**design/flow/config.mk**
```make
export PLATFORM = sky130hd
export DESIGN_NAME = cordic_sin_cos
export DESIGN_NICKNAME = cordic_sin_cos
export VERILOG_FILES = /design/flow/design.v
export SDC_FILE = /design/flow/constraint.sdc
export NUM_CORES = 4
export LEC_CHECK = 0
export CAP_MARGIN = 20
export CELL_PAD_IN_SITES_DETAIL_PLACEMENT = 2
export CORE_ASPECT_RATIO = 1.03
export CORE_MARGIN = 2
export CORE_UTILIZATION = 56
export CTS_CLUSTER_DIAMETER = 135
export GPL_ROUTABILITY_DRIVEN = 0
export HOLD_SLACK_MARGIN = -0.03
export MIN_ROUTING_LAYER = met2
export PLACE_DENSITY_LB_ADDON = 0.3
export SETUP_SLACK_MARGIN = 0.26
export SLEW_MARGIN = 20
export TNS_END_PERCENT = 20
```
**design/flow/constraint.sdc**
```tcl
create_clock -name core_clock -period 4.13 [get_ports {clk}]
set_input_delay 0.8260 -clock core_clock [delete_from_list [all_inputs] [get_ports {clk}]]
set_output_delay 0.8260 -clock core_clock [all_outputs]
set_load 0.01 [all_outputs]
```
**design/flow/design.v**
```verilog
module  cordic_sin_cos
#(    
    parameter PIPELINE  = 16                         
)
(
    input                               clk,
    input                               rst_n,
    input       signed  [31:0]          angle,       
    input                               pre_vaild,
    output  reg signed  [31:0]          sin, 
    output  reg signed  [31:0]          cos,
    output  reg                         post_vaild
); 
wire signed [31:0]  angle_array[15:0];
assign angle_array[0]  = 32'sd2949120;     
assign angle_array[1]  = 32'sd1740992;     
assign angle_array[2]  = 32'sd919872;      
assign angle_array[3]  = 32'sd466944;      
assign angle_array[4]  = 32'sd234368;      
assign angle_array[5]  = 32'sd117312;      
assign angle_array[6]  = 32'sd58688;       
assign angle_array[7]  = 32'sd29312;       
assign angle_array[8]  = 32'sd14656;       
assign angle_array[9]  = 32'sd7360;        
assign angle_array[10] = 32'sd3648;        
assign angle_array[11] = 32'sd1856;	      
assign angle_array[12] = 32'sd896;         
assign angle_array[13] = 32'sd448;         
assign angle_array[14] = 32'sd256;         
assign angle_array[15] = 32'sd128;         
localparam K        = 32'h09b74;	   
reg signed  [31:0]  angle_map;
reg         [1:0]   site;
wire signed [15:0]  angle_t;
assign  angle_t = angle >>> 16;
always@(posedge clk or negedge rst_n)begin 
    if(!rst_n)begin
        angle_map   <=  0;
        site        <=  2'd1;
    end
    else    if((angle_t >= (-16'sd90))&&(angle_t <= 16'sd90))begin
        angle_map   <=  angle;
        site        <=  2'd1;
    end
    else    if(angle_t > 16'sd90 && angle_t <= 16'sd180)begin
        angle_map   <=  32'sd11796480 - angle;                   
        site        <=  2'd2;
    end
    else    begin
        angle_map   <=  -32'sd11796480 - angle;
        site        <=  2'd3;
    end
end   
reg signed 	[31:0] 		x[PIPELINE:0];
reg signed 	[31:0] 		y[PIPELINE:0];
reg signed 	[31:0] 		z[PIPELINE:0];
always@(posedge clk or negedge rst_n)begin
   if(!rst_n)begin
       x[0]    <=  32'sd0;
       y[0]    <=  32'sd0;
       z[0]    <=  32'sd0;
   end
   else    begin
       x[0]    <=   K;
       y[0]    <=   32'sd0;
       z[0]    <=   angle_map;
   end
end
genvar i;
generate
    for(i = 1;i < PIPELINE+1;i = i + 1)begin:cal_xyz
        always@(posedge clk or negedge rst_n)begin
            if(!rst_n)begin
                x[i]    <=  32'sd0;
                y[i]    <=  32'sd0;
                z[i]    <=  32'sd0;
            end
            else    if(z[i-1][31])begin
                x[i]    <=  x[i-1] + (y[i-1] >>> (i-1));
                y[i]    <=  y[i-1] - (x[i-1] >>> (i-1));
                z[i]    <=  z[i-1] + angle_array[i-1];
            end
            else    begin
                x[i]    <=  x[i-1] - (y[i-1] >>> (i-1));
                y[i]    <=  y[i-1] + (x[i-1] >>> (i-1));
                z[i]    <=  z[i-1] - angle_array[i-1];
            end
        end 
    end
endgenerate
reg     [PIPELINE+1:0]      vaild_r;
reg     [2*PIPELINE+1:0]    site_r;
always@(posedge clk or negedge rst_n)begin
    if(!rst_n)
        vaild_r <=  {(PIPELINE+2){1'b0}};
    else
        vaild_r <=  {vaild_r[PIPELINE:0],pre_vaild};
end
always@(posedge clk )begin
    site_r  <=  {site_r[2*PIPELINE-1:0],site};   
end
always@(posedge clk or negedge rst_n)begin
    if(!rst_n)
        post_vaild  <=  0;
    else
        post_vaild  <=  vaild_r[PIPELINE+1];
end
always@(posedge clk or negedge rst_n)begin
    if(!rst_n)begin
        sin <=  0;
        cos <=  0;
    end
    else    if(~vaild_r[PIPELINE+1])begin
        sin <=  0;
        cos <=  0;
    end
    else    begin
        case(site_r[2*PIPELINE+1:2*PIPELINE])
            2'd1:begin
                sin <=  y[PIPELINE];
                cos <=  x[PIPELINE];
            end
            2'd2:begin
                sin <=  y[PIPELINE];
                cos <=  ~x[PIPELINE] + 1;
            end
            2'd3:begin
                sin <=  y[PIPELINE];
                cos <=  ~x[PIPELINE] + 1;
            end      
            default:begin
                sin <=  y[PIPELINE];
                cos <=  x[PIPELINE];
            end
        endcase  
    end
end
endmodule
```
**design/flow/run.sh**
```bash
#!/bin/bash
# the make line also repeats each setting of config.mk as NAME=value (left out here)
make -C /OpenROAD-flow-scripts/flow DESIGN_CONFIG=/design/flow/config.mk WORK_HOME=/design/flow/orfs CLKGATE_MAP_FILE= finish
```
==> results of run 1 <==
[metrics by stage]
| stage | area [um^2] | worst slack [ns] |
|---|---|---|
| 3_3_place_gp | 121500 | -0.4149 |
| 2_1_floorplan | 110200 | 0.02396 |
==> flow_metrics.tcl, run 1 <==
# collected from the flow reports
set metrics [dict create \
    yosys.area_share.xor_xnor_pct 13.71 \
    pin_count 100 \
    synth_warnings 4 \
    fp.dieW_um 440.4 \
    synthFlopType "dfrtp_1" \
    coreArea_mm2 0.1945 \
    yosysTopAreaCellShare_pct 33.26 \
    synth_seq_share_pct 33.57 \
    enable_flop_cells 0 \
    top_area_cell "dfrtp_1" \
    ys_ff 1477 \
    chipHeight_um 453.5 \
    common_cells "dfrtp_1, ha_1, a21oi_1" \
    top_cells_by_area "dfrtp_1, ha_1, xnor2_1, a21oi_1, xor2_1" \
    mux_share_pct 0.9989 \
    haltStage "3_5_place_dp" \
    outcome "aborted with a tool error" \
    yosysUniqueCellTypes 93 \
    io_buffers 99 \
    ys_area_mm2 0.1099 \
    ys_sh_adder_pct 15.20 \
    row_count 164 \
    yosysMostFrequentCell "dfrtp_1" \
    error "Error: detail_place.tcl, 38 bad optional access" \
    synthTopLogicFamily "AND-OR/OR-AND gates" \
    fp_util_pct 56.47 \
    avgSynthCellArea_um2 9.141 \
    fp_nets 13362 \
    synth_area_mm2 0.1099 \
    dieArea_mm2 0.1997 \
    async_flop_share_pct 98.85 \
    ys_cells 12018 \
    yosys.area_share.aoi_pct 19.64 \
    synthSimpleGateAreaFrac_pct 14.44 \
    syn_inst 12018 \
]
==> inputs of run 2 (changes only) <==
- CELL_PAD_IN_SITES_DETAIL_PLACEMENT: 2 -> default
- CORE_ASPECT_RATIO: 1.03 -> default
- CORE_UTILIZATION: 56 -> 40
- CTS_CLUSTER_DIAMETER: 135 -> default
- GPL_ROUTABILITY_DRIVEN: 0 -> default
- HOLD_SLACK_MARGIN: -0.03 -> default
- MIN_ROUTING_LAYER: met2 -> default
- PLACE_DENSITY_LB_ADDON: 0.3 -> default
- SETUP_SLACK_MARGIN: 0.26 -> -0.3
- TNS_END_PERCENT: 20 -> default
- clock period: 4.13 -> 5.19 ns (I/O delays scaled with it)
==> run 2 against run 1 <==
Now clean on timing, DRC and antenna. Synthesized area stayed put. Synthesized cell count stayed put. Die size rose by 40%.
==> flow_metrics.tcl, run 2 <==
# collected from the flow reports
set metrics [dict create \
    wirelength_um 273300 \
    first_global_vias 84387 \
    finalWorstSetupSlack_ns 0.1603 \
    async_flop_share_pct 98.85 \
    clk_latency_ns 0.84 \
    synth_area_mm2 0.1099 \
    mux_share_pct 0.9989 \
    drt-pass1-iter-count 6 \
    hpwl_um 218500 \
    crit_top_cell "o21ai_0" \
    cts_setup_buffers 0 \
    crit_buf_inv 0 \
    crit_type "reg2reg" \
    drtIter0Drc 5189 \
    yosysUniqueCellTypes 93 \
    avgRoutedWirePerCell_um 17.12 \
    top_area_cell "dfrtp_1" \
    pin_count 100 \
    hold_class "in2async" \
    syn_inst 12018 \
    numCtsBuffers 168 \
    fp_nets 13362 \
    crit_path_end "x[6][30]$_DFF_PN0_" \
    synthFlopType "dfrtp_1" \
    warnings 52 \
    tritoncts "yes" \
    tightest_slew_ns 0.9718 \
    fin_crit_ns 5.030 \
    slew_headroom_pct 34.91 \
    crit_cells 16 \
    ys_area_mm2 0.1099 \
    critPathLaunch "y[5][8]$_DFF_PN0_" \
    reg2reg_depth 16 \
    cpPeakStageDelay_ns 0.65 \
    root_buffer "clkbuf_16" \
    reg2reg_slack_ns 0.16 \
    coreArea_mm2 0.2734 \
    synth_seq_share_pct 33.57 \
    yosys.area_share.aoi_pct 19.64 \
    h-tree-depth 4 \
    critPathLaunchType "flop" \
    clock_path_buffers 3 \
    yosysMostFrequentCell "dfrtp_1" \
    grt_usage_pct 19.41 \
    enable_flop_cells 0 \
    avgSynthCellArea_um2 9.141 \
    synthSimpleGateAreaFrac_pct 14.44 \
    top_cells_by_area "dfrtp_1, ha_1, xnor2_1, a21oi_1, xor2_1" \
    finalClockPeriodUsage_pct 96.91 \
    gp_congestion 0.8889 \
    cpMaxStageDelayCell "or4_1" \
    ys_sh_adder_pct 15.20 \
    io_buffers 99 \
    ant_nets 0 \
    fp_util_pct 40.18 \
    common_cells "dfrtp_1, ha_1, a21oi_1" \
    clock_sinks 1477 \
    r2r_start "y[5][8]$_DFF_PN0_" \
    num-fill-cells 26562 \
    reg2reg_to "x[6][30]$_DFF_PN0_" \
    critical_path.top_delay_family "AND-OR/OR-AND gates" \
    synthToLayoutAreaGrowth_pct 11.11 \
    dp_slack_ns 0.1881 \
    crit_fanout 6 \
    outcome "no timing/DRC/antenna violations" \
    grt_pass1_wl_um 446800 \
    dieArea_mm2 0.2788 \
    synth_warnings 4 \
    utilization_pct 44.65 \
    ys_cells 12018 \
    drc 0 \
    cap_violations 0 \
    fmax_ghz 0.1988 \
    fin_skew_ns 0.05461 \
    cts.clk_slew.worst_paths_ns 0.06 \
    hold_viol 0 \
    grt_max_degree 160 \
    row_count 192 \
    yosys.area_share.xor_xnor_pct 13.71 \
    critPathArrivalTime_ns 5.73 \
    antenna_found_initial 2 \
    setup_violations 0 \
    synthTopLogicFamily "AND-OR/OR-AND gates" \
    grt_overflow 0 \
    worst_ep_required_time_ns 5.89 \
    ys_ff 1477 \
    cp_cell_sequence "or4_1, nor3b_1, a21oi_1, xor2_1, ha_1, or4_1, nor3_1, o21ai_0, a221o_1, o2bb2ai_1, o41ai_2, o21ai_1, o41ai_2, o21ai_0, o21ai_0, xnor2_1" \
    vias 86280 \
    slew_viol_final 0 \
    fp.dieW_um 528.1 \
    via_per_inst 5.404 \
    yosysTopAreaCellShare_pct 33.26 \
    end_kind "flop" \
    chipHeight_um 528.1 \
    fin_nets 13577 \
]
-- run 2: layer usage --
| metal | vias up | GRT usage (%) | routed length [um] |
|---|---|---|---|
| met3 | 344 | 1.865 | 8141 |
| met1 | 41137 | 25.58 | 125600 |
| li1 | 43527 | - | - |
| met5 | - | 0 | 0 |
| met4 | 0 | 4.765 | 6145 |
| met2 | 1272 | 33.98 | 133400 |
-- run 2: layout make-up --
cell class,count,area (um^2),share of cell area (%)
diodes,1,2.502,0.002050
repair buffers,245,2230,1.827
flip-flops and latches,1477,36890,30.22
multi-input cells,9828,70310,57.60
clock buffers,216,4654,3.813
well taps,3589,4491,3.679
inverters,513,1926,1.578
clock inverters,97,1563,1.280
-- run 2: per-stage QoR --
step / hold slack (ns) / instance area [um^2] / setup TNS (ns) / instances
2_1_floorplan: 0.3096 / 109900 / 0 / 12018
3_3_place_gp: 0.3104 / 115800 / 0 / 15652
3_5_place_dp: 0.3121 / 115800 / 0 / 15652
4_1_cts: 0.1175 / 122100 / 0 / 15965
5_1_grt: 0.1427 / 122100 / -0.6891 / 15966
6_report: 0.1531 / 122100 / 0 / 15966
-- run 2: repair_timing --
action | 4_1_cts | 5_1_grt
resized | 0 | 1
endpoints found under the setup margin | 0 | 1
hold buffers | 0 | 0
==> inputs of run 3 (changes only) <==
- SETUP_SLACK_MARGIN: -0.3 -> default
- clock period: 5.19 -> 3.86 ns (I/O delays scaled with it)
==> run 3 against run 2 <==
The layout now fails its checks (negative setup slack). Final cell count rose by 14%. Critical endpoint is now y[13][31]$_DFF_PN0_. Synthesized area stayed put. Global-route usage up 1.2 points. Critical path type unchanged. Largest cell class unchanged.
==> flow_metrics.tcl, run 3 <==
# collected from the flow reports
set metrics [dict create \
    fp_nets 13362 \
    vias 95450 \
    drt-pass1-iter-count 6 \
    synthTopLogicFamily "AND-OR/OR-AND gates" \
    crit_type "reg2reg" \
    clk_latency_ns 0.84 \
    setup_violations 64 \
    synth_area_mm2 0.1099 \
    critPathLaunch "x[12][13]$_DFF_PN0_" \
    cpMaxStageDelayCell "a2111oi_4" \
    numCtsBuffers 178 \
    avgSynthCellArea_um2 9.141 \
    syn_inst 12018 \
    synth_warnings 4 \
    drc 0 \
    crit_cells 19 \
    warnings 49 \
    outcome "failed layout checks" \
    ys_cells 12018 \
    coreArea_mm2 0.2734 \
    root_buffer "clkbuf_16" \
    cp_cell_sequence "inv_2, ha_4, nand2b_4, or4_4, nor2_4, buf_4, buf_4, a21oi_1, xnor2_1, ha_1, and4_1, a32oi_2, o211ai_1, a31o_2, a2111oi_4, o31ai_4, a221o_1, a21oi_2, xnor2_1" \
    whs_path_depth 0 \
    antenna_found_initial 2 \
    yosysMostFrequentCell "dfrtp_1" \
    yosysUniqueCellTypes 93 \
    pin_count 100 \
    synthFlopType "dfrtp_1" \
    critPathLaunchType "flop" \
    clock_sinks 1477 \
    h-tree-depth 4 \
    fmax_ghz 0.2342 \
    chipHeight_um 528.1 \
    hold_class "reg2reg" \
    enable_flop_cells 0 \
    fin_crit_ns 4.270 \
    grt_max_degree 124 \
    ys_sh_adder_pct 15.20 \
    critical_path.top_delay_family "AND-OR/OR-AND gates" \
    reg2reg_slack_ns -0.41 \
    tightest_slew_ns 0.9953 \
    seqCellArea_mm2 0.03690 \
    crit_path_end "y[13][31]$_DFF_PN0_" \
    synth_seq_share_pct 33.57 \
    synthToLayoutAreaGrowth_pct 33.35 \
    gp_congestion 0.9153 \
    crit_fanout 5 \
    violations "negative setup slack" \
    ys_ff 1477 \
    crit_buf_inv 3 \
    grt_usage_pct 20.62 \
    top_cells_by_area "dfrtp_1, ha_1, xnor2_1, a21oi_1, xor2_1" \
    grt_overflow 0 \
    worst_ep_required_time_ns 4.61 \
    hold_viol 0 \
    yosysTopAreaCellShare_pct 33.26 \
    grt_pass1_wl_um 478700 \
    row_count 192 \
    yosys.area_share.xor_xnor_pct 13.71 \
    top_area_cell "dfrtp_1" \
    io_buffers 99 \
    finalClockPeriodUsage_pct 110.6 \
    drtIter0Drc 4941 \
    num-fill-cells 24544 \
    fp.dieW_um 528.1 \
    dieArea_mm2 0.2788 \
    end_kind "flop" \
    rsz0062_at_grt "yes" \
    tritoncts "yes" \
    cpPeakStageDelay_ns 0.45 \
    clock_path_buffers 4 \
    slew_viol_final 0 \
    fp_util_pct 40.18 \
    hold_end "site_r[31]$_DFF_P_" \
    reg2reg_to "y[13][31]$_DFF_PN0_" \
    critPathArrivalTime_ns 5.01 \
    logic_area_mm2 0.07748 \
    dp_slack_ns -0.5710 \
    via_per_inst 5.248 \
    synthSimpleGateAreaFrac_pct 14.44 \
    holdWs_ns 0.3229 \
    first_global_vias 92681 \
    ys_area_mm2 0.1099 \
    hpwl_um 231300 \
    wirelength_um 298700 \
    yosys.area_share.aoi_pct 19.64 \
    reg2reg_depth 19 \
    cap_violations 0 \
    common_cells "dfrtp_1, ha_1, a21oi_1" \
    ant_nets 0 \
    slew_headroom_pct 33.56 \
    finalWorstSetupSlack_ns -0.4098 \
    cts.clk_slew.worst_paths_ns 0.06 \
    fin_skew_ns 0.06604 \
    r2r_start "x[12][13]$_DFF_PN0_" \
    fin_nets 15808 \
    mux_share_pct 0.9989 \
    min_from "site_r[29]$_DFF_P_" \
    async_flop_share_pct 98.85 \
    avgRoutedWirePerCell_um 16.42 \
]
-- run 3: layer usage --
metal / wire (um) / share of wire [%] / vias up / GRT usage [%]
met2: 144000 / 48 / 1357 / 35.30
met4: 7090 / 2.4 / 2 / 4.838
li1: - / - / 47975 / -
met1: 138400 / 46 / 45709 / 27.91
met5: 13 / 0.0044 / - / 0
met3: 9247 / 3.1 / 407 / 2.038
-- run 3: per-stage QoR --
step                utilization, %  TNS (ns)  instance area (um^2)  std cells
floorplan                        -   -0.4637                110500      12018
global placement             47.72    -27.36                130500      17510
detailed placement           47.72    -28.47                130500      17510
CTS                          51.19    -3.945                140000      17979
global route                 53.59    -32.79                146500      18187
finish                       53.59    -6.457                146500      18187
-- run 3: layout make-up --
| type | instances | area share (%) |
|---|---|---|
| Tap cell | 3589 | 3.065 |
| Multi-Input combinational cell | 9828 | 52.89 |
| Timing Repair Buffer | 2466 | 13.32 |
| Antenna cell | 1 | 0.001708 |
| Clock inverter | 79 | 0.7807 |
| Clock buffer | 234 | 3.419 |
| Sequential cell | 1477 | 25.19 |
| Inverter | 513 | 1.338 |
-- run 3: timing repair --
item	CTS	global route
resized	482	1093
cloned	0	0
pin swaps	366	835
buffers inserted	161	258
setup endpoints to repair	201	331
hold endpoints to repair	51	0
hold buffers	1	0
==> inputs of run 4 (changes only) <==
- ABC_AREA: default -> 1
- CELL_PAD_IN_SITES_GLOBAL_PLACEMENT: default -> 2
- CORE_ASPECT_RATIO: default -> 1.86
- CORE_MARGIN: 2 -> 8
- CORE_UTILIZATION: 40 -> 64
- CTS_CLUSTER_SIZE: default -> 90
- GPL_ROUTABILITY_DRIVEN: default -> 0
- GPL_TIMING_DRIVEN: default -> 0
- HOLD_SLACK_MARGIN: default -> 0.24
- MAX_ROUTING_LAYER: default -> met4
- SLEW_MARGIN: 20 -> 15
- clock period: 3.86 -> 3.12 ns (I/O delays scaled with it)
==> run 4 against run 3 <==
Synthesized area up 18%. Die size shrank 22%. Synthesized cell count is 55% higher. The flow now stops in 3_1_place_gp_skip_io.
==> flow_metrics.tcl, run 4 <==
# collected from the flow reports
set metrics [dict create \
    coreArea_mm2 0.2016 \
    enable_flop_cells 0 \
    dieArea_mm2 0.2179 \
    avgSynthCellArea_um2 6.937 \
    row_count 225 \
    yosysMostFrequentCell "nand2_1" \
    yosysTopAreaCellShare_pct 28.19 \
    mux_share_pct 0 \
    ys_sh_adder_pct 12.88 \
    synth_area_mm2 0.1296 \
    ys_cells 18684 \
    outcome "aborted with a tool error" \
    ys_ff 1477 \
    async_flop_share_pct 98.85 \
    synthFlopType "dfrtp_1" \
    syn_inst 18684 \
    error "[ERROR GPL-0301] Utilization 125.837 % exceeds 100%." \
    synth_warnings 4 \
    haltStage "3_1_place_gp_skip_io" \
    top_cells_by_area "dfrtp_1, nand2_1, ha_1, xor2_1, a21oi_1" \
    fp_util_pct 64.30 \
    common_cells "nand2_1, nor2_1, inv_1" \
    synthTopLogicFamily "simple AND/OR/NAND/NOR gates" \
    yosys.area_share.xor_xnor_pct 9.865 \
    yosysUniqueCellTypes 64 \
    fp_nets 20028 \
    chipHeight_um 629.8 \
    synth_seq_share_pct 28.45 \
    yosys.area_share.aoi_pct 14.01 \
    top_area_cell "dfrtp_1" \
    ys_area_mm2 0.1296 \
    fp.dieW_um 346.0 \
    synthSimpleGateAreaFrac_pct 28.77 \
]
==> inputs of run 5 (changes only) <==
- ABC_AREA: 1 -> default
- CELL_PAD_IN_SITES_GLOBAL_PLACEMENT: 2 -> default
- CORE_ASPECT_RATIO: 1.86 -> default
- CORE_MARGIN: 8 -> 2
- CORE_UTILIZATION: 64 -> 40
- CTS_CLUSTER_SIZE: 90 -> default
- GPL_ROUTABILITY_DRIVEN: 0 -> default
- GPL_TIMING_DRIVEN: 0 -> default
- HOLD_SLACK_MARGIN: 0.24 -> default
- MAX_ROUTING_LAYER: met4 -> default
- SLEW_MARGIN: 15 -> 20
- clock period: 3.12 -> 6.0 ns (I/O delays scaled with it)
==> run 5 against run 4 <==
Synthesized area is 15% lower. Now clean on timing, DRC and antenna. Synthesized cell count down 36%. Die size increased by 28%.
==> flow_metrics.tcl, run 5 <==
# collected from the flow reports
set metrics [dict create \
    synth_area_mm2 0.1099 \
    h-tree-depth 4 \
    avgRoutedWirePerCell_um 17.07 \
    drc 0 \
    wl_met2_um 133000 \
    topRoutingLayerUsed "met5" \
    gp_congestion 0.9000 \
    rsz0062_at_grt "no" \
    holdWs_ns 0.3202 \
    coreArea_mm2 0.2734 \
    cap_violations 0 \
    cts_resized 0 \
    crit_buf_inv 0 \
    mux_share_pct 0.9989 \
    chipHeight_um 528.1 \
    clock_path_buffers 4 \
    hold_viol 0 \
    root_buffer "clkbuf_16" \
    top_area_cell "dfrtp_1" \
    crit_cells 16 \
    syn_inst 12018 \
    cts.clk_slew.worst_paths_ns 0.06 \
    reg2reg_depth 16 \
    worst_ep_required_time_ns 6.71 \
    synth_warnings 4 \
    fin_crit_ns 5.070 \
    hpwl_um 216700 \
    fin_nets 13523 \
    critPathLaunchType "flop" \
    pin_count 100 \
    top_cells_by_area "dfrtp_1, ha_1, xnor2_1, a21oi_1, xor2_1" \
    fp.dieW_um 528.1 \
    crit_top_cell "o21ai_0" \
    clk_latency_ns 0.84 \
    finalWorstSetupSlack_ns 0.9303 \
    crit_type "reg2reg" \
    yosysUniqueCellTypes 93 \
    crit_path_end "x[6][30]$_DFF_PN0_" \
    finalSetupTns_ns 0 \
    fp_nets 13362 \
    outcome "no timing/DRC/antenna violations" \
    critPathArrivalTime_ns 5.78 \
    dp_slack_ns 0.5754 \
    drt-met1-wl_um 123900 \
    yosys.area_share.aoi_pct 19.64 \
    antenna_found_initial 2 \
    ys_cells 12018 \
    tritoncts "yes" \
    hold_class "in2async" \
    dr_wl_met3_um 8904 \
    yosysMostFrequentCell "dfrtp_1" \
    synthTopLogicFamily "AND-OR/OR-AND gates" \
    yosysTopAreaCellShare_pct 33.26 \
    fin_skew_ns 0.06328 \
    ant_nets 0 \
    slew_headroom_pct 30.07 \
    stdcell_count 15903 \
    reg2reg_to "x[6][30]$_DFF_PN0_" \
    wirelength_um 271400 \
    end_kind "flop" \
    async_flop_share_pct 98.85 \
    fp_util_pct 40.18 \
    yosys.area_share.xor_xnor_pct 13.71 \
    vias 86258 \
    slew_viol_final 0 \
    tightest_slew_ns 1.035 \
    grt_usage_pct 19.18 \
    grt_pass1_wl_um 443200 \
    first_global_vias 83770 \
    numCtsBuffers 176 \
    clock_sinks 1477 \
    synthFlopType "dfrtp_1" \
    setup_violations 0 \
    stdcell_area_mm2 0.1212 \
    crit_fanout 6 \
    critical_path.top_delay_family "AND-OR/OR-AND gates" \
    reg2reg_slack_ns 0.93 \
    via_per_inst 5.424 \
    cpMaxStageDelayCell "or4_1" \
    cp_cell_sequence "or4_1, nor3b_1, a21oi_1, xor2_1, ha_1, or4_1, nor3_1, o21ai_0, a221o_1, o2bb2ai_1, o41ai_2, o21ai_1, o41ai_2, o21ai_0, o21ai_0, xnor2_1" \
    warnings 54 \
    cts_setup_buffers 0 \
    r2r_start "y[5][8]$_DFF_PN0_" \
    io_buffers 99 \
    dieArea_mm2 0.2788 \
    drt-pass1-iter-count 6 \
    ys_ff 1477 \
    cpPeakStageDelay_ns 0.65 \
    ys_area_mm2 0.1099 \
    avgSynthCellArea_um2 9.141 \
    finalClockPeriodUsage_pct 84.49 \
    placed_area_mm2 0.1153 \
    grt_max_degree 162 \
    place_inst 15590 \
    common_cells "dfrtp_1, ha_1, a21oi_1" \
    grt_overflow 0 \
    cts_hold_buf 0 \
    seqCellArea_mm2 0.03689 \
    drtIter0Drc 5357 \
    enable_flop_cells 0 \
    synth_seq_share_pct 33.57 \
    row_count 192 \
    fmax_ghz 0.1973 \
    ys_sh_adder_pct 15.20 \
    logic_area_mm2 0.07030 \
    synthSimpleGateAreaFrac_pct 14.44 \
    critPathLaunch "y[5][8]$_DFF_PN0_" \
    synthToLayoutAreaGrowth_pct 10.37 \
    num-fill-cells 26676 \
]
==> run 5: per-layer routing <==
| metal | track usage [%] | vias up |
|---|---|---|
| met3 | 1.879 | 325 |
| met1 | 25.19 | 41192 |
| met5 | 0 | - |
| li1 | - | 43421 |
| met4 | 4.138 | 2 |
| met2 | 33.89 | 1318 |
==> run 5: layout make-up <==
type                       instances  area share [%]
multi-input combinational       9828           57.98
sequential                      1477           30.43
clock buffer                     229           4.021
tap                             3589           3.704
inverter                         513           1.588
timing repair buffer             183           1.434
clock inverter                    83          0.8390
antenna                            1        0.002064
==> run 5: through the flow <==
stage / utilization, %
after floorplan: -
after global placement: 42.19
after detailed placement: 42.19
after CTS: 44.35
after global routing: 44.35
final: 44.35
==> inputs of run 6 (changes only) <==
- CAP_MARGIN: 20 -> 35
- CORE_MARGIN: 2 -> 4
- CTS_CLUSTER_DIAMETER: default -> 349
- HOLD_SLACK_MARGIN: default -> 0.18
- MIN_ROUTING_LAYER: default -> met2
- SETUP_SLACK_MARGIN: default -> 0.87
- SLEW_MARGIN: 20 -> 40
- clock period: 6.0 -> 7.86 ns (I/O delays scaled with it)
==> run 6 against run 5 <==
Final cell count about the same. Non-clock buffer count down 24. Worst hold slack better by 0.0031 ns. Core utilization increased by 0.10 points. Critical endpoint is now angle_map[31]$_DFF_PN0_.
==> flow_metrics.tcl, run 6 <==
# collected from the flow reports
set metrics [dict create \
    cpMaxStageDelayCell "clkdlybuf4s50_1" \
    reg2reg_slack_ns 2.52 \
    async_flop_share_pct 98.85 \
    ys_ff 1477 \
    dp_slack_ns 1.655 \
    fin_nets 13500 \
    root_buffer "clkbuf_16" \
    common_cells "dfrtp_1, ha_1, a21oi_1" \
    top_cells_by_area "dfrtp_1, ha_1, xnor2_1, a21oi_1, xor2_1" \
    slew_viol_final 0 \
    fp.dieW_um 532.1 \
    outcome "no timing/DRC/antenna violations" \
    crit_path_end "angle_map[31]$_DFF_PN0_" \
    antenna_found_initial 0 \
    crit_buf_inv 3 \
    mux_share_pct 0.9989 \
    synth_warnings 4 \
    tightest_slew_ns 0.9636 \
    yosysUniqueCellTypes 93 \
    grt_max_degree 150 \
    cap_violations 0 \
    holdWs_ns 0.3233 \
    placed_area_mm2 0.1152 \
    clock_path_buffers 4 \
    critPathLaunch "angle[22]" \
    hpwl_um 221600 \
    pin_count 100 \
    ant_nets 0 \
    avgSynthCellArea_um2 9.141 \
    synthSimpleGateAreaFrac_pct 14.44 \
    slew_headroom_pct 35.27 \
    fin_skew_ns 0.08409 \
    cpPeakStageDelay_ns 0.50 \
    fmax_ghz 0.1846 \
    yosys.area_share.aoi_pct 19.64 \
    cts.clk_slew.worst_paths_ns 0.06 \
    yosysMostFrequentCell "dfrtp_1" \
    warnings 60 \
    grt_usage_pct 29.55 \
    first_global_vias 130158 \
    critical_path.top_delay_family "AND-OR/OR-AND gates" \
    finalWorstSetupSlack_ns 2.442 \
    grt_overflow 0 \
    top_area_cell "dfrtp_1" \
    tritoncts "yes" \
    cts_resized 0 \
    min_from "site_r[13]$_DFF_P_" \
    whs_path_depth 0 \
    reg2reg_depth 18 \
    rsz0062_at_grt "no" \
    critPathArrivalTime_ns 6.19 \
    fin_crit_ns 5.418 \
    crit_fanout 10 \
    gp_congestion 0.9653 \
    cts_setup_buffers 0 \
    stdcell_count 15889 \
    coreArea_mm2 0.2734 \
    crit_cells 19 \
    end_kind "flop" \
    place_inst 15564 \
    finalClockPeriodUsage_pct 68.93 \
    hold_end "site_r[15]$_DFF_P_" \
    yosysTopAreaCellShare_pct 33.26 \
    via_per_inst 7.719 \
    finalSetupTns_ns 0 \
    vias 122641 \
    clock_sinks 1477 \
    wirelength_um 289000 \
    synthFlopType "dfrtp_1" \
    io_buffers 99 \
    ys_sh_adder_pct 15.20 \
    crit_type "in2reg" \
    synthTopLogicFamily "AND-OR/OR-AND gates" \
    chipHeight_um 532.1 \
    dieArea_mm2 0.2831 \
    stdcell_area_mm2 0.1215 \
    reg2reg_to "x[13][31]$_DFF_PN0_" \
    hold_class "reg2reg" \
    enable_flop_cells 0 \
    worst_ep_required_time_ns 8.64 \
    utilization_pct 44.45 \
    ys_cells 12018 \
    drt-pass1-iter-count 11 \
    synthToLayoutAreaGrowth_pct 10.62 \
    setup_violations 0 \
    grt_pass1_wl_um 459800 \
    clk_latency_ns 0.87 \
    cts_hold_buf 0 \
    drtIter0Drc 17389 \
    hold_viol 0 \
    cp_cell_sequence "clkdlybuf4s50_1, inv_1, nor4_1, a31oi_1, o22ai_1, and2_1, or2_2, inv_1, ha_1, and3_1, nand4_1, a21boi_1, o21ai_1, a21oi_1, nor3_1, o31ai_1, a21oi_1, o21bai_1, mux2i_1" \
    critPathLaunchType "primary input" \
    r2r_start "y[12][21]$_DFF_PN0_" \
    yosys.area_share.xor_xnor_pct 13.71 \
    syn_inst 12018 \
    synth_area_mm2 0.1099 \
    numCtsBuffers 177 \
    drc 0 \
    row_count 192 \
    fp_util_pct 40.18 \
    ys_area_mm2 0.1099 \
    avgRoutedWirePerCell_um 18.19 \
    h-tree-depth 4 \
    synth_seq_share_pct 33.57 \
    fp_nets 13362 \
]
-- run 6: cell type report --
cell class | instances | area (um^2)
Antenna cell | 8 | 20.02
Clock buffer | 227 | 4900
Clock inverter | 88 | 1246
Fill cell | 26699 | 151900
Inverter | 513 | 1927
Multi-Input combinational cell | 9828 | 70430
Sequential cell | 1477 | 36890
Tap cell | 3589 | 4491
Timing Repair Buffer | 159 | 1618
-- run 6: routing by layer --
metal	wire length [um]	vias to the layer above	part of all wire (%)	GRT usage (%)
li1	-	42923	-	-
met1	0	45037	0	-
met2	148900	31929	52	35.63
met3	117600	2658	41	40.39
met4	19760	94	6.8	3.405
met5	2689	-	0.93	8.974
==> inputs of run 7 (changes only) <==
- CAP_MARGIN: 35 -> 20
- CORE_MARGIN: 4 -> 2
- CORE_UTILIZATION: 40 -> 68
- CTS_CLUSTER_DIAMETER: 349 -> 31
- CTS_CLUSTER_SIZE: default -> 24
- HOLD_SLACK_MARGIN: 0.18 -> -0.06
- MAX_ROUTING_LAYER: default -> met4
- MIN_ROUTING_LAYER: met2 -> default
- SETUP_SLACK_MARGIN: 0.87 -> 0.61
- SLEW_MARGIN: 40 -> 20
- clock period: 7.86 -> 4.51 ns (I/O delays scaled with it)
==> run 7 against run 6 <==
Now fails the layout checks on negative setup slack. Clock skew is 0.0026 ns lower. Via count is 16% lower. Final area up 10%. Synthesized area did not move. Critical path depth is the same. Largest cell class unchanged.
==> flow_metrics.tcl, run 7 <==
# collected from the flow reports
set metrics [dict create \
    warnings 51 \
    top_cells_by_area "dfrtp_1, ha_1, xnor2_1, a21oi_1, xor2_1" \
    wirelength_um 363700 \
    crit_cells 19 \
    setup_violations 7 \
    yosysMostFrequentCell "dfrtp_1" \
    critical_path.top_delay_family "AND-OR/OR-AND gates" \
    whs_path_depth 0 \
    crit_path_end "y[4][31]$_DFF_PN0_" \
    first_global_vias 100755 \
    grt_overflow 0 \
    drc 0 \
    synth_seq_share_pct 33.57 \
    numCtsBuffers 314 \
    critPathArrivalTime_ns 5.84 \
    common_cells "dfrtp_1, ha_1, a21oi_1" \
    vias 103044 \
    coreArea_mm2 0.1606 \
    clk_latency_ns 0.96 \
    yosys.area_share.xor_xnor_pct 13.71 \
    crit_type "reg2reg" \
    io_buffers 99 \
    hold_class "reg2reg" \
    stdcell_count 15406 \
    clock_path_buffers 4 \
    root_buffer "clkbuf_16" \
    hold_end "site_r[9]$_DFF_P_" \
    critPathLaunch "x[3][8]$_DFF_PN0_" \
    crit_fanout 4 \
    fin_nets 14341 \
    enable_flop_cells 0 \
    crit_buf_inv 5 \
    yosysTopAreaCellShare_pct 33.26 \
    ys_ff 1477 \
    utilization_pct 83.30 \
    syn_inst 12018 \
    row_count 147 \
    avgRoutedWirePerCell_um 23.61 \
    h-tree-depth 5 \
    hold_viol 0 \
    reg2reg_depth 19 \
    finalSetupTns_ns -1.926 \
    stdcell_area_mm2 0.1337 \
    critPathLaunchType "flop" \
    drtIter0Drc 12675 \
    chipHeight_um 405.9 \
    rsz0062_at_grt "yes" \
    clock_sinks 1477 \
    synthToLayoutAreaGrowth_pct 21.75 \
    tritoncts "yes" \
    synth_area_mm2 0.1099 \
    dieArea_mm2 0.1648 \
    avgSynthCellArea_um2 9.141 \
    finalWorstSetupSlack_ns -0.4791 \
    antenna_found_initial 18 \
    r2r_start "x[3][8]$_DFF_PN0_" \
    cp_cell_sequence "nor4_4, nand2b_1, buf_4, buf_6, buf_6, nor2_4, nor2_2, xnor2_1, ha_1, inv_2, a311oi_4, o2111ai_2, o211ai_1, a211oi_2, o31ai_2, a21oi_2, buf_4, o21ai_1, xnor2_1" \
    cpPeakStageDelay_ns 0.76 \
    violations "negative setup slack" \
    async_flop_share_pct 98.85 \
    grt_max_degree 119 \
    cts.clk_slew.worst_paths_ns 0.07 \
    synthTopLogicFamily "AND-OR/OR-AND gates" \
    synth_warnings 4 \
    min_from "site_r[7]$_DFF_P_" \
    outcome "failed layout checks" \
    fmax_ghz 0.2004 \
    slew_viol_final 0 \
    gp_congestion 0.9998 \
    mux_share_pct 0.9989 \
    hpwl_um 236800 \
    cpMaxStageDelayCell "a311oi_4" \
    worst_ep_required_time_ns 5.36 \
    ys_cells 12018 \
    drt-pass1-iter-count 17 \
    pin_count 100 \
    yosys.area_share.aoi_pct 19.64 \
    via_per_inst 6.689 \
    top_area_cell "dfrtp_1" \
    cap_violations 0 \
    ys_sh_adder_pct 15.20 \
    grt_pass1_wl_um 538200 \
    reg2reg_slack_ns -0.48 \
    yosysUniqueCellTypes 93 \
    finalClockPeriodUsage_pct 110.6 \
    reg2reg_to "y[4][31]$_DFF_PN0_" \
    fp.dieW_um 405.9 \
    fp_nets 13362 \
    place_inst 14448 \
    synthFlopType "dfrtp_1" \
    ant_nets 0 \
    tightest_slew_ns 1.035 \
    ys_area_mm2 0.1099 \
    placed_area_mm2 0.1163 \
    synthSimpleGateAreaFrac_pct 14.44 \
    grt_usage_pct 41.98 \
    end_kind "flop" \
    fp_util_pct 68.42 \
    slew_headroom_pct 30.42 \
    fin_crit_ns 4.989 \
    fin_skew_ns 0.08149 \
]
==> run 7: repair_timing <==
item                                    CTS  global route
pin swaps                               265           229
resized                                 442           449
hold buffers                              0             1
setup buffers                           239           153
hold endpoints to repair                  0             8
endpoints found under the setup margin  332           446
==> run 7: metrics by stage <==
| stage | worst slack, ns | hold slack, ns |
|---|---|---|
| 3_5_place_dp | -0.1963 | 0.3132 |
| 2_1_floorplan | 0.4790 | 0.3096 |
| 4_1_cts | 0.2569 | -0.008146 |
| 5_1_grt | -0.6787 | 0.3224 |
| 3_3_place_gp | -0.09506 | 0.3095 |
| 6_report | -0.4791 | 0.3171 |
==> run 7: area by class of cell <==
class                   instances  area, um^2
diodes                         18       45.04
clock buffers                 383        8512
clock inverters               164        1936
fillers                      8630       26820
inverters                     513        1947
multi-input cells            9828       74550
flip-flops and latches       1477       36990
well taps                    2160        2703
repair buffers                863        7067
==> run 7: metal layers <==
metal	vias up	wire length, um	GRT usage [%]	share of wire, %
li1	45168	-	-	-
met1	49108	136100	50.80	37
met2	6526	167600	67.15	46
met3	2242	35870	8.268	9.9
met4	0	24140	20.86	6.6
met5	-	0	-	0
==> inputs of run 8 (changes only) <==
- CORE_UTILIZATION: 68 -> 21
- CTS_CLUSTER_DIAMETER: 31 -> default
- CTS_CLUSTER_SIZE: 24 -> default
- HOLD_SLACK_MARGIN: -0.06 -> default
- MAX_ROUTING_LAYER: met4 -> default
- SETUP_SLACK_MARGIN: 0.61 -> default
- clock period: 4.51 -> 8.42 ns (I/O delays scaled with it)
==> run 8 against run 7 <==
Now clean on timing, DRC and antenna. Wire length decreased by 27%. Non-clock buffer count is 709 lower. Setup slack better by 3.5 ns. Critical endpoint is now angle_map[31]$_DFF_PN0_. Largest cell class unchanged.
==> flow_metrics.tcl, run 8 <==
# collected from the flow reports
set metrics [dict create \
    crit_path_end "angle_map[31]$_DFF_PN0_" \
    whs_path_depth 0 \
    hold_end "site_r[7]$_DFF_P_" \
    crit_fanout 10 \
    cts_hold_buf 0 \
    synthTopLogicFamily "AND-OR/OR-AND gates" \
    synth_seq_share_pct 33.57 \
    ant_nets 0 \
    fp_nets 13362 \
    crit_type "in2reg" \
    finalSetupTns_ns 0 \
    synthToLayoutAreaGrowth_pct 13.39 \
    drt-pass1-iter-count 5 \
    slew_headroom_pct 24.92 \
    synth_area_mm2 0.1099 \
    rsz0062_at_grt "no" \
    fmax_ghz 0.1862 \
    yosys.area_share.xor_xnor_pct 13.71 \
    avgRoutedWirePerCell_um 13.81 \
    fin_skew_ns 0.06852 \
    common_cells "dfrtp_1, ha_1, a21oi_1" \
    mux_share_pct 0.9989 \
    fin_crit_ns 5.370 \
    yosysMostFrequentCell "dfrtp_1" \
    finalClockPeriodUsage_pct 63.78 \
    cpMaxStageDelayCell "clkdlybuf4s50_1" \
    dieArea_mm2 0.5289 \
    setup_violations 0 \
    avgSynthCellArea_um2 9.141 \
    drc 0 \
    yosysUniqueCellTypes 93 \
    grt_usage_pct 9.675 \
    critPathLaunchType "primary input" \
    tightest_slew_ns 1.116 \
    cap_violations 0 \
    cts_resized 0 \
    critPathLaunch "angle[22]" \
    tritoncts "yes" \
    hold_viol 0 \
    ys_cells 12018 \
    synth_warnings 4 \
    vias 84924 \
    top_area_cell "dfrtp_1" \
    reg2reg_to "x[5][29]$_DFF_PN0_" \
    hold_class "reg2reg" \
    warnings 52 \
    crit_buf_inv 3 \
    critPathArrivalTime_ns 6.11 \
    synthFlopType "dfrtp_1" \
    critical_path.top_delay_family "AND-OR/OR-AND gates" \
    reg2reg_slack_ns 3.21 \
    chipHeight_um 727.3 \
    yosys.area_share.aoi_pct 19.64 \
    ys_ff 1477 \
    fin_nets 13480 \
    cpPeakStageDelay_ns 0.51 \
    root_buffer "clkbuf_16" \
    io_buffers 99 \
    via_per_inst 4.424 \
    min_from "site_r[5]$_DFF_P_" \
    slew_viol_final 0 \
    syn_inst 12018 \
    synthSimpleGateAreaFrac_pct 14.44 \
    top_cells_by_area "dfrtp_1, ha_1, xnor2_1, a21oi_1, xor2_1" \
    clk_latency_ns 0.85 \
    wirelength_um 265000 \
    antenna_found_initial 0 \
    grt_pass1_wl_um 430800 \
    drtIter0Drc 4377 \
    gp_congestion 0.9183 \
    end_kind "flop" \
    pin_count 100 \
    yosysTopAreaCellShare_pct 33.26 \
    num_antenna_cells 0 \
    fp.dieW_um 727.3 \
    ys_sh_adder_pct 15.20 \
    cp_cell_sequence "clkdlybuf4s50_1, inv_1, nor4_1, a31oi_1, o22ai_1, and2_1, or2_2, inv_1, ha_1, and3_1, nand4_1, a21boi_1, o21ai_1, a21oi_1, nor3_1, o31ai_1, a21oi_1, o21bai_1, mux2i_1" \
    r2r_start "y[4][4]$_DFF_PN0_" \
    outcome "no timing/DRC/antenna violations" \
    row_count 265 \
    reg2reg_depth 19 \
    numCtsBuffers 162 \
    hpwl_um 210600 \
    fp_util_pct 21.09 \
    ys_area_mm2 0.1099 \
    worst_ep_required_time_ns 9.16 \
    coreArea_mm2 0.5209 \
    enable_flop_cells 0 \
    grt_max_degree 159 \
    clock_sinks 1477 \
    clock_path_buffers 4 \
    h-tree-depth 4 \
    crit_cells 19 \
    first_global_vias 83801 \
    cts.clk_slew.worst_paths_ns 0.06 \
    async_flop_share_pct 98.85 \
    grt_overflow 0 \
    cts_setup_buffers 0 \
    holdWs_ns 0.3258 \
]
-- run 8: layout make-up --
| type | count | area [um^2] |
|---|---|---|
| multi-input combinational | 9828 | 70320 |
| tap | 6942 | 8686 |
| inverter | 513 | 1926 |
| clock buffer | 223 | 4569 |
| sequential | 1477 | 36890 |
| clock inverter | 61 | 660.6 |
| fill | 56059 | 396300 |
| timing repair buffer | 154 | 1516 |
-- run 8: metrics by stage --
step	setup WS [ns]	std cells	instance area [um^2]	util (%)
6_report	3.050	19198	124600	23.91
5_1_grt	2.678	19198	124600	23.91
4_1_cts	3.103	19198	124600	23.91
3_5_place_dp	2.226	18914	119300	22.91
3_3_place_gp	1.912	18913	119300	22.90
2_1_floorplan	3.321	12018	109900	-
-- run 8: routing by layer --
metal	vias up	wire (um)	track usage, %
li1	43335	-	-
met1	39716	115500	11.56
met2	1326	131700	17.65
met3	547	7199	1.064
met4	0	10700	3.757
met5	-	0	0
==> inputs of run 9 (changes only) <==
- ABC_AREA: default -> 1
- CORE_UTILIZATION: 21 -> 68
- PLACE_DENSITY: default -> 0.39
- clock period: 8.42 -> 4.03 ns (I/O delays scaled with it)
==> run 9 against run 8 <==
Final area is 13% higher. Still clean on timing, DRC and antenna. First-iteration DRC count grew to 3.6 times the previous value. Critical path type is now reg2reg. Global-route usage up 34 points. Critical path depth unchanged. Die size is 63% lower. Core utilization grew 50 points.
==> flow_metrics.tcl, run 9 <==
# collected from the flow reports
set metrics [dict create \
    reg2reg_depth 19 \
    synthSimpleGateAreaFrac_pct 28.77 \
    cap_violations 0 \
    h-tree-depth 4 \
    fin_crit_ns 3.604 \
    drc 0 \
    top_area_cell "dfrtp_1" \
    grt_max_degree 121 \
    logic_area_mm2 0.08494 \
    syn_inst 18684 \
    min_from "site_r[19]$_DFF_P_" \
    yosysUniqueCellTypes 64 \
    grt_usage_pct 43.51 \
    critical_path.top_delay_family "simple AND/OR/NAND/NOR gates" \
    ys_ff 1477 \
    cts.clk_slew.worst_paths_ns 0.06 \
    cpMaxStageDelayCell "dfrtp_1" \
    ys_cells 18684 \
    reg2reg_slack_ns 0.43 \
    avgRoutedWirePerCell_um 19.95 \
    mux_share_pct 0 \
    outcome "no timing/DRC/antenna violations" \
    tritoncts "yes" \
    r2r_start "x[3][3]$_DFF_PN0_" \
    critPathArrivalTime_ns 4.34 \
    ys_area_mm2 0.1296 \
    ant_nets 0 \
    rsz0062_at_grt "no" \
    via_per_inst 6.145 \
    async_flop_share_pct 98.85 \
    warnings 50 \
    grt_pass1_wl_um 673800 \
    holdWs_ns 0.3275 \
    crit_path_end "y[4][31]$_DFF_PN0_" \
    synthTopLogicFamily "simple AND/OR/NAND/NOR gates" \
    clk_latency_ns 0.86 \
    seqCellArea_mm2 0.03688 \
    wirelength_um 431300 \
    fp_util_pct 68.30 \
    hold_class "reg2reg" \
    finalWorstSetupSlack_ns 0.4258 \
    antenna_found_initial 17 \
    fp_nets 20028 \
    hold_end "site_r[21]$_DFF_P_" \
    finalClockPeriodUsage_pct 89.43 \
    enable_flop_cells 0 \
    fin_nets 20315 \
    stdcell_area_mm2 0.1401 \
    coreArea_mm2 0.1898 \
    worst_ep_required_time_ns 4.77 \
    crit_type "reg2reg" \
    chipHeight_um 440.6 \
    end_kind "flop" \
    critPathLaunch "x[3][3]$_DFF_PN0_" \
    cts_resized 0 \
    setup_violations 0 \
    finalSetupTns_ns 0 \
    ys_sh_adder_pct 12.88 \
    drt-pass1-iter-count 10 \
    io_buffers 99 \
    hold_viol 0 \
    reg2reg_to "y[4][31]$_DFF_PN0_" \
    slew_headroom_pct 35.57 \
    dp_slack_ns 0.3554 \
    synthFlopType "dfrtp_1" \
    dieArea_mm2 0.1941 \
    top_cells_by_area "dfrtp_1, nand2_1, ha_1, xor2_1, a21oi_1" \
    critPathLaunchType "flop" \
    fmax_ghz 0.2775 \
    synth_seq_share_pct 28.45 \
    avgSynthCellArea_um2 6.937 \
    fin_skew_ns 0.03762 \
    clock_path_buffers 3 \
    synth_warnings 4 \
    utilization_pct 73.85 \
    slew_viol_final 0 \
    drtIter0Drc 15642 \
    root_buffer "clkbuf_16" \
    common_cells "nand2_1, nor2_1, inv_1" \
    crit_top_cell "nand2_1" \
    crit_cells 19 \
    tightest_slew_ns 0.9664 \
    whs_path_depth 0 \
    fp.dieW_um 440.6 \
    gp_congestion 1.117 \
    placed_area_mm2 0.1345 \
    cp_cell_sequence "inv_1, ha_1, nand3_1, nor2_2, nand2_2, nor2_2, nand2_1, nor2_2, nor2_1, xnor2_1, ha_1, a21oi_1, o21ai_0, a21oi_1, nor2_1, nor2_1, nand2_1, nand2_1, nand2_1" \
    cpPeakStageDelay_ns 0.41 \
    first_global_vias 126425 \
    vias 132861 \
    pin_count 100 \
    crit_fanout 5 \
    grt_overflow 0 \
    yosysMostFrequentCell "nand2_1" \
    clock_sinks 1477 \
    numCtsBuffers 162 \
    yosys.area_share.xor_xnor_pct 9.865 \
    crit_buf_inv 1 \
    yosys.area_share.aoi_pct 14.01 \
    synth_area_mm2 0.1296 \
    yosysTopAreaCellShare_pct 28.19 \
    synthToLayoutAreaGrowth_pct 8.124 \
    row_count 160 \
    num-fill-cells 15521 \
    hpwl_um 346100 \
]
## run 9: cell type report
class | instances | share of cell area, %
clock buffer | 215 | 3.235
tap | 2511 | 2.242
timing repair buffer | 240 | 1.619
sequential | 1477 | 26.31
multi-input combinational | 15146 | 60.61
clock inverter | 83 | 0.7696
inverter | 1944 | 5.207
antenna | 5 | 0.008928
## run 9: per-layer routing
layer	global-route usage, %	vias to the layer above	routed length (um)
met5	0.4467	-	272
met4	24.19	28	27230
met3	9.311	1771	44870
met2	70.04	7610	193100
met1	54.33	60996	165800
li1	-	62456	-
## run 9: through the flow
stage	std cells
6_report	21621
5_1_grt	21616
4_1_cts	21616
3_5_place_dp	21317
3_3_place_gp	21317
2_1_floorplan	18684
## run 9: what timing repair did
| action | in CTS | in global routing |
|---|---|---|
| hold buffers | 1 | 0 |
| endpoints found under the hold margin | 12 | 0 |
| setup buffers | 0 | 0 |
==> inputs of run 10 (changes only) <==
- ABC_AREA: 1 -> 0
- CORE_UTILIZATION: 68 -> 72
- CTS_CLUSTER_DIAMETER: default -> 397
- CTS_CLUSTER_SIZE: default -> 100
- SETUP_SLACK_MARGIN: default -> 0.79
- clock period: 4.03 -> 3.52 ns (I/O delays scaled with it)
==> run 10 against run 9 <==
The run now fails in 5_1_grt. Die size shrank 20%. Synthesized cell count shrank 36%. Synthesized area shrank 15%.
==> flow_metrics.tcl, run 10 <==
# collected from the flow reports
set metrics [dict create \
    async_flop_share_pct 98.85 \
    syn_inst 12018 \
    clock_path_buffers 3 \
    synthFlopType "dfrtp_1" \
    common_cells "dfrtp_1, ha_1, a21oi_1" \
    synth_warnings 4 \
    coreArea_mm2 0.1517 \
    ys_area_mm2 0.1099 \
    ys_sh_adder_pct 15.20 \
    synthSimpleGateAreaFrac_pct 14.44 \
    clock_sinks 1477 \
    numCtsBuffers 18 \
    avgSynthCellArea_um2 9.141 \
    hpwl_um 275900 \
    chipHeight_um 394.6 \
    row_count 143 \
    error "[ERROR GRT-0228] Horizontal edge usage exceeds the maximum allowed. (40, 9) usage=65535 limit=3200" \
    synth_area_mm2 0.1099 \
    h-tree-depth 1 \
    yosysMostFrequentCell "dfrtp_1" \
    io_buffers 99 \
    gp_congestion 1.006 \
    outcome "aborted with a tool error" \
    synthTopLogicFamily "AND-OR/OR-AND gates" \
    ys_cells 12018 \
    yosysTopAreaCellShare_pct 33.26 \
    synth_seq_share_pct 33.57 \
    top_area_cell "dfrtp_1" \
    fp_nets 13362 \
    fp.dieW_um 394.6 \
    haltStage "5_1_grt" \
    enable_flop_cells 0 \
    yosys.area_share.aoi_pct 19.64 \
    pin_count 100 \
    yosysUniqueCellTypes 93 \
    top_cells_by_area "dfrtp_1, ha_1, xnor2_1, a21oi_1, xor2_1" \
    mux_share_pct 0.9989 \
    root_buffer "clkbuf_16" \
    fp_util_pct 72.40 \
    dieArea_mm2 0.1557 \
    dp_slack_ns -0.8695 \
    ys_ff 1477 \
    yosys.area_share.xor_xnor_pct 13.71 \
]
==> run 10: timing repair <==
item | 4_1_cts
pin swaps | 913
buffers inserted | 539
hold endpoints to repair | 41
gates resized | 1170
hold buffers | 1
setup endpoints to repair | 894
==> run 10: metrics by stage <==
step / instances / instance area, um^2 / TNS [ns] / util [%]
4_1_cts: 17050 / 145200 / -82.03 / 95.69
2_1_floorplan: 12018 / 113400 / -11.43 / -
3_5_place_dp: 16478 / 135100 / -113.26 / 89.03
3_3_place_gp: 16478 / 135100 / -66.85 / 89.03
==> inputs of run 11 (changes only) <==
- CAP_MARGIN: 20 -> 5
- CORE_ASPECT_RATIO: default -> 0.87
- CTS_CLUSTER_DIAMETER: 397 -> 138
- CTS_CLUSTER_SIZE: 100 -> 55
- GPL_TIMING_DRIVEN: default -> 1
- MAX_ROUTING_LAYER: default -> met5
- MIN_ROUTING_LAYER: default -> met1
- PLACE_DENSITY: 0.39 -> 0.65
- SETUP_SLACK_MARGIN: 0.79 -> -0.19
- TNS_END_PERCENT: default -> 5
- clock period: 3.52 -> 3.0 ns (I/O delays scaled with it)
==> run 11 against run 10 <==
The flow again stops in 5_1_grt. Synthesized area unchanged. Die size about the same. Synthesized cell count unchanged.
==> flow_metrics.tcl, run 11 <==
# collected from the flow reports
set metrics [dict create \
    outcome "aborted with a tool error" \
    haltStage "5_1_grt" \
    error "[ERROR GRT-0116] Global routing finished with congestion. Check the congestion regions in the DRC Viewer." \
    grt_overflow 1790 \
    synthTopLogicFamily "AND-OR/OR-AND gates" \
    coreArea_mm2 0.1513 \
    synthSimpleGateAreaFrac_pct 14.44 \
    fp_nets 13362 \
    fp.dieW_um 422.8 \
    gp_congestion 1.049 \
    root_buffer "clkbuf_16" \
    yosys.area_share.aoi_pct 19.64 \
    ys_ff 1477 \
    hpwl_um 323100 \
    synthFlopType "dfrtp_1" \
    yosysTopAreaCellShare_pct 33.26 \
    ys_area_mm2 0.1099 \
    mux_share_pct 0.9989 \
    pin_count 100 \
    h-tree-depth 2 \
    async_flop_share_pct 98.85 \
    chipHeight_um 368.3 \
    avgSynthCellArea_um2 9.141 \
    syn_inst 12018 \
    synth_area_mm2 0.1099 \
    grt_usage_pct 89.98 \
    ys_sh_adder_pct 15.20 \
    top_cells_by_area "dfrtp_1, ha_1, xnor2_1, a21oi_1, xor2_1" \
    yosysMostFrequentCell "dfrtp_1" \
    synth_warnings 4 \
    clock_path_buffers 3 \
    clock_sinks 1477 \
    numCtsBuffers 37 \
    row_count 133 \
    yosysUniqueCellTypes 93 \
    fp_util_pct 72.62 \
    top_area_cell "dfrtp_1" \
    synth_seq_share_pct 33.57 \
    ys_cells 12018 \
    io_buffers 99 \
    dieArea_mm2 0.1557 \
    enable_flop_cells 0 \
    yosys.area_share.xor_xnor_pct 13.71 \
    common_cells "dfrtp_1, ha_1, a21oi_1" \
]
run 11: metrics by stage:
stage	instance area [um^2]	TNS, ns	setup slack (ns)	cells
after detailed placement	142100	-537.51	-1.835	17720
after CTS	146400	-567.99	-1.467	17894
after floorplan	110700	-245.55	-1.035	12018
after global placement	142100	-361.19	-1.465	17720
run 11: repair_timing:
action | CTS
pin swaps | 240
setup endpoints to repair | 734
endpoints found under the hold margin | 57
hold buffers | 1
resized | 466
setup buffers | 122
run 11: metal layers:
| layer | global-route usage, % | overflow |
|---|---|---|
| met4 | 96.05 | 668 |
| met2 | 101.2 | 968 |
| met3 | 79.92 | 93 |
| met5 | 52.81 | 11 |
| met1 | 87.78 | 50 |
==> inputs of run 12 (changes only) <==
- ABC_AREA: 0 -> default
- CAP_MARGIN: 5 -> 20
- CORE_ASPECT_RATIO: 0.87 -> default
- CTS_CLUSTER_DIAMETER: 138 -> 101
- CTS_CLUSTER_SIZE: 55 -> default
- GPL_TIMING_DRIVEN: 1 -> default
- MAX_ROUTING_LAYER: met5 -> default
- MIN_ROUTING_LAYER: met1 -> default
- PLACE_DENSITY: 0.65 -> 0.95
- SETUP_SLACK_MARGIN: -0.19 -> -0.14
- TNS_END_PERCENT: 5 -> default
- clock period: 3.0 -> 4.12 ns (I/O delays scaled with it)
==> run 12 against run 11 <==
The flow again stops in 5_1_grt. Synthesized area stayed put. Synthesized cell count unchanged. Die size about the same.
==> flow_metrics.tcl, run 12 <==
# collected from the flow reports
set metrics [dict create \
    clock_path_buffers 3 \
    common_cells "dfrtp_1, ha_1, a21oi_1" \
    gp_congestion 1.052 \
    fp_util_pct 72.40 \
    yosysUniqueCellTypes 93 \
    ys_sh_adder_pct 15.20 \
    grt_usage_pct 88.42 \
    ys_ff 1477 \
    haltStage "5_1_grt" \
    yosysTopAreaCellShare_pct 33.26 \
    syn_inst 12018 \
    synthSimpleGateAreaFrac_pct 14.44 \
    yosysMostFrequentCell "dfrtp_1" \
    row_count 143 \
    outcome "aborted with a tool error" \
    pin_count 100 \
    clock_sinks 1477 \
    fp_nets 13362 \
    error "[ERROR GRT-0116] Global routing finished with congestion. Check the congestion regions in the DRC Viewer." \
    hpwl_um 256500 \
    yosys.area_share.xor_xnor_pct 13.71 \
    synth_seq_share_pct 33.57 \
    ys_cells 12018 \
    synth_warnings 4 \
    mux_share_pct 0.9989 \
    numCtsBuffers 155 \
    synth_area_mm2 0.1099 \
    top_area_cell "dfrtp_1" \
    io_buffers 99 \
    fp.dieW_um 394.6 \
    ys_area_mm2 0.1099 \
    coreArea_mm2 0.1517 \
    avgSynthCellArea_um2 9.141 \
    top_cells_by_area "dfrtp_1, ha_1, xnor2_1, a21oi_1, xor2_1" \
    synthFlopType "dfrtp_1" \
    synthTopLogicFamily "AND-OR/OR-AND gates" \
    h-tree-depth 4 \
    grt_overflow 2970 \
    yosys.area_share.aoi_pct 19.64 \
    async_flop_share_pct 98.85 \
    root_buffer "clkbuf_16" \
    chipHeight_um 394.6 \
    dieArea_mm2 0.1557 \
    cts_hold_buf 0 \
    enable_flop_cells 0 \
]
==> run 12: routing by layer <==
| metal | overflow | GRT usage (%) |
|---|---|---|
| met1 | 185 | 84.77 |
| met4 | 907 | 88.95 |
| met2 | 1569 | 97.15 |
| met5 | 33 | 70.66 |
| met3 | 276 | 84.48 |
==> run 12: per-stage QoR <==
step | std cells | TNS, ns | worst slack, ns | cell area, um^2
CTS | 15285 | -15.19 | -0.2765 | 128400
detailed placement | 14914 | -34.42 | -0.7610 | 120200
global placement | 14914 | -6.367 | -0.5779 | 120200
floorplan | 12018 | -0.8805 | -0.1270 | 109900
==> run 12: repair_timing <==
item,CTS
pin swaps,184
setup endpoints to repair,227
setup buffers,96
gates resized,470
cloned,0
